==> inputs of trial 37 <==
==> flow/design.v <==
module ResonantLowPassFilter(
    input clk,
    input signed [15:0] audio_in,
    input signed [15:0] cutoff,
    input signed [15:0] resonance,
    input signed [15:0] gain,
    input reset_n,
    output reg signed [15:0] filtered_audio
);
    parameter [15:0] MAX_POS_VALUE = 16'h7FFF;
    parameter [15:0] MIN_NEG_VALUE = -16'h8000;
    reg signed [15:0] state;
    reg signed [15:0] feedback;
    reg signed [15:0] output_reg;
    reg signed [15:0] alpha;
    reg signed [15:0] beta;
    reg signed [15:0] gamma;
    wire signed [31:0] fb_prod  = $signed(state) * $signed(beta);
    wire signed [31:0] out_prod = $signed(state) * $signed(alpha);
    wire signed [16:0] fb_full  = fb_prod >>> 15;
    wire signed [16:0] out_full = out_prod >>> 15;
    wire signed [16:0] st_full  = $signed(audio_in) - $signed(feedback);
    wire signed [16:0] fa_full  = $signed(output_reg) + ($signed(gamma) >>> 1);
    function signed [15:0] sat17;
        input signed [16:0] v;
        begin
            if (v > $signed({MAX_POS_VALUE[15], MAX_POS_VALUE}))
                sat17 = $signed(MAX_POS_VALUE);
            else if (v < $signed({MIN_NEG_VALUE[15], MIN_NEG_VALUE}))
                sat17 = $signed(MIN_NEG_VALUE);
            else
                sat17 = v[15:0];
        end
    endfunction
    always @(posedge clk or negedge reset_n) begin
        if (!reset_n) begin
            state <= $signed(16'h0000);
            feedback <= $signed(16'h0000);
            output_reg <= $signed(16'h0000);
            alpha <= $signed(16'h0000);
            beta <= $signed(16'h0000);
            gamma <= $signed(16'h0000);
            filtered_audio <= $signed(16'h0000);
        end else begin
            alpha <= $signed(cutoff);
            beta <= $signed(resonance);
            gamma <= $signed(gain);
            feedback <= sat17(fb_full);
            state <= sat17(st_full);
            output_reg <= sat17(out_full);
            filtered_audio <= sat17(fa_full);  
        end
    end
endmodule
==> flow/run.sh <==
#!/bin/bash
# the make line also repeats each setting of config.mk as NAME=value (left out here)
make -C /OpenROAD-flow-scripts/flow DESIGN_CONFIG=/design/flow/config.mk WORK_HOME=/design/flow/orfs CLKGATE_MAP_FILE= finish
==> flow/config.mk <==
export PLATFORM = sky130hd
export DESIGN_NAME = ResonantLowPassFilter
export DESIGN_NICKNAME = ResonantLowPassFilter
export VERILOG_FILES = /design/flow/design.v
export SDC_FILE = /design/flow/constraint.sdc
export NUM_CORES = 4
export LEC_CHECK = 0
export CAP_MARGIN = 20
export CELL_PAD_IN_SITES_GLOBAL_PLACEMENT = 0
export CORE_MARGIN = 2
export CORE_UTILIZATION = 63
export CTS_CLUSTER_DIAMETER = 166
export CTS_CLUSTER_SIZE = 100
export HOLD_SLACK_MARGIN = -0.1
export PLACE_DENSITY_LB_ADDON = 0.3
export SETUP_SLACK_MARGIN = 0.05
export SLEW_MARGIN = 10
export TNS_END_PERCENT = 20
==> flow/constraint.sdc <==
create_clock -name core_clock -period 7.0 [get_ports {clk}]
set_input_delay 1.4000 -clock core_clock [delete_from_list [all_inputs] [get_ports {clk}]]
set_output_delay 1.4000 -clock core_clock [all_outputs]
set_load 0.01 [all_outputs]
==> trial 61 (differences from trial 37) <==
==> flow/config.mk (replaced) <==
export PLATFORM = sky130hd
export DESIGN_NAME = ResonantLowPassFilter
export DESIGN_NICKNAME = ResonantLowPassFilter
export VERILOG_FILES = /design/flow/design.v
export SDC_FILE = /design/flow/constraint.sdc
export NUM_CORES = 4
export LEC_CHECK = 0
export CAP_MARGIN = 20
export CORE_MARGIN = 2
export CORE_UTILIZATION = 72
export PLACE_DENSITY = 0.95
export SLEW_MARGIN = 20
==> flow/constraint.sdc (replaced) <==
create_clock -name core_clock -period 5.72 [get_ports {clk}]
set_input_delay 1.1440 -clock core_clock [delete_from_list [all_inputs] [get_ports {clk}]]
set_output_delay 1.1440 -clock core_clock [all_outputs]
set_load 0.01 [all_outputs]
==> qor summary <==
| quantity | trial 61 | trial 37 |
|---|---|---|
| Startpoint of the tightest hold check path | gamma[1]$_DFF_PN0_ | output_reg[0]$_DFF_PN0_ |
| Number of warning messages in the logs | 32 | 28 |
| Register-to-register setup slack | -1.80 ns | 0.36 ns |
| Outcome | complete, but fails checks | complete, no violations |
| Reasons for failing layout checks | setup timing | - |
| Launching point of the worst reg2reg path | alpha[5]$_DFF_PN0_ | state[9]$_DFF_PN0_ |
| Via Count | 22500 | 16700 |
| Final worst-path cycle share | 1.31 | 0.949 |
| Met3 WL post-DR | 16800 um | 2970 um |
| Sequential cell area in the final layout | 2820 um2 | 2810 um2 |
| Worst Max-Slew Pin Slew | 1.12 ns | 1.09 ns |
| Worst endpoint data arrival time | 7.82 ns | 6.92 ns |


==> inputs of build 48 <==
// ResonantLowPassFilter: RTL as listed in full above, without the edits since
make LEC_CHECK=0 CAP_MARGIN=20 CORE_MARGIN=2 CORE_UTILIZATION=38 CTS_CLUSTER_DIAMETER=218 CTS_CLUSTER_SIZE=100 PLACE_DENSITY=0.91 SLEW_MARGIN=20 TNS_END_PERCENT=5 finish   # period 7.0 ns
run.sh (not shown) runs the stock make flow with config.mk's settings and CLKGATE_MAP_FILE=.
==> trial 7 (differences from build 48) <==
==> flow/config.mk (replaced) <==
export PLATFORM = sky130hd
export DESIGN_NAME = ResonantLowPassFilter
export DESIGN_NICKNAME = ResonantLowPassFilter
export VERILOG_FILES = /design/flow/design.v
export SDC_FILE = /design/flow/constraint.sdc
export NUM_CORES = 4
export LEC_CHECK = 0
export CAP_MARGIN = 20
export CORE_ASPECT_RATIO = 0.71
export CORE_MARGIN = 2
export CORE_UTILIZATION = 72
export SLEW_MARGIN = 20
==> flow/constraint.sdc (replaced) <==
create_clock -name core_clock -period 5.98 [get_ports {clk}]
set_input_delay 1.1960 -clock core_clock [delete_from_list [all_inputs] [get_ports {clk}]]
set_output_delay 1.1960 -clock core_clock [all_outputs]
set_load 0.01 [all_outputs]
==> build 4 (differences from build 48) <==
--- a/flow/config.mk
+++ b/flow/config.mk
@@ -7,9 +7,6 @@
 export LEC_CHECK = 0
 export CAP_MARGIN = 20
 export CORE_MARGIN = 2
-export CORE_UTILIZATION = 38
-export CTS_CLUSTER_DIAMETER = 218
-export CTS_CLUSTER_SIZE = 100
-export PLACE_DENSITY = 0.91
+export CORE_UTILIZATION = 72
+export CTS_CLUSTER_SIZE = 35
 export SLEW_MARGIN = 20
-export TNS_END_PERCENT = 5
==> flow/constraint.sdc (replaced) <==
create_clock -name core_clock -period 4.95 [get_ports {clk}]
set_input_delay 0.9900 -clock core_clock [delete_from_list [all_inputs] [get_ports {clk}]]
set_output_delay 0.9900 -clock core_clock [all_outputs]
set_load 0.01 [all_outputs]
==> impl_metrics.yaml <==
# synthesis and place-and-route metrics
outcome:
  outcome: "finished with violations"
  violations: "negative setup slack"
floorplanning:
  die_height_um: 184.9
  die.size.x_um: 184.9
  tap-cell-count: 442
critical_path:
  r2r_slack_ns: -1.37
  r2r-end: "feedback[6]"
  arrival_ns: 6.59
routing:
  met3RoutedLength_mm: 4.725
clock_network:
  post-cts-setup-buffers: 27
  path_clk_slew_ns: 0.09
cells_and_area:
  ff_latch_area_mm2: 0.002811
  logic_area_mm2: 0.01887
  seq-cell-share: 0.09985
final_timing:
  setup_violations: 32
  setup_ws_ns: -1.366
  timing.final.crit_period_ns: 6.316
  setup_total_negative_slack_ns: -41.37
grt:
  use_met2: 0.6168
Source of the figures above: build 4

==> impl_metrics.yaml <==
# synthesis and place-and-route metrics
clock_network:
  path_clk_slew_ns: 0.09
final_timing:
  timing.final.crit_period_ns: 6.687
  setup_violations: 0
  setup_ws_ns: 0.3127
critical_path:
  r2r_slack_ns: 0.31
  r2r-end: "feedback[7]"
  arrival_ns: 6.98
  dominant_delay_contributor_by_cell_family_on_the_critical_path: "adder cells"
floorplanning:
  die.size.x_um: 253
  tap-cell-count: 790
  die_height_um: 253
outcome:
  outcome: "complete, no violations"
cells_and_area:
  ff_latch_area_mm2: 0.002808
  seq-cell-share: 0.1085
  logic_area_mm2: 0.01818
grt:
  use_met2: 0.3093
synth:
  synthFlopType: "sky130_fd_sc_hd__dfrtp_1"
routing:
  met3RoutedLength_mm: 4.135
Source of the figures above: build 48

==> impl_metrics.yaml <==
# synthesis and place-and-route metrics
floorplanning:
  die.size.x_um: 218.7
cells_and_area:
  ff_latch_area_mm2: 0.002809
final_timing:
  timing.final.crit_period_ns: 6.498
  setup_violations: 32
  setup_ws_ns: -0.5177
clock_network:
  path_clk_slew_ns: 0.08
  post-cts-setup-buffers: 44
outcome:
  outcome: "finished with violations"
  violations: "negative setup slack"
Source of the figures above: trial 7

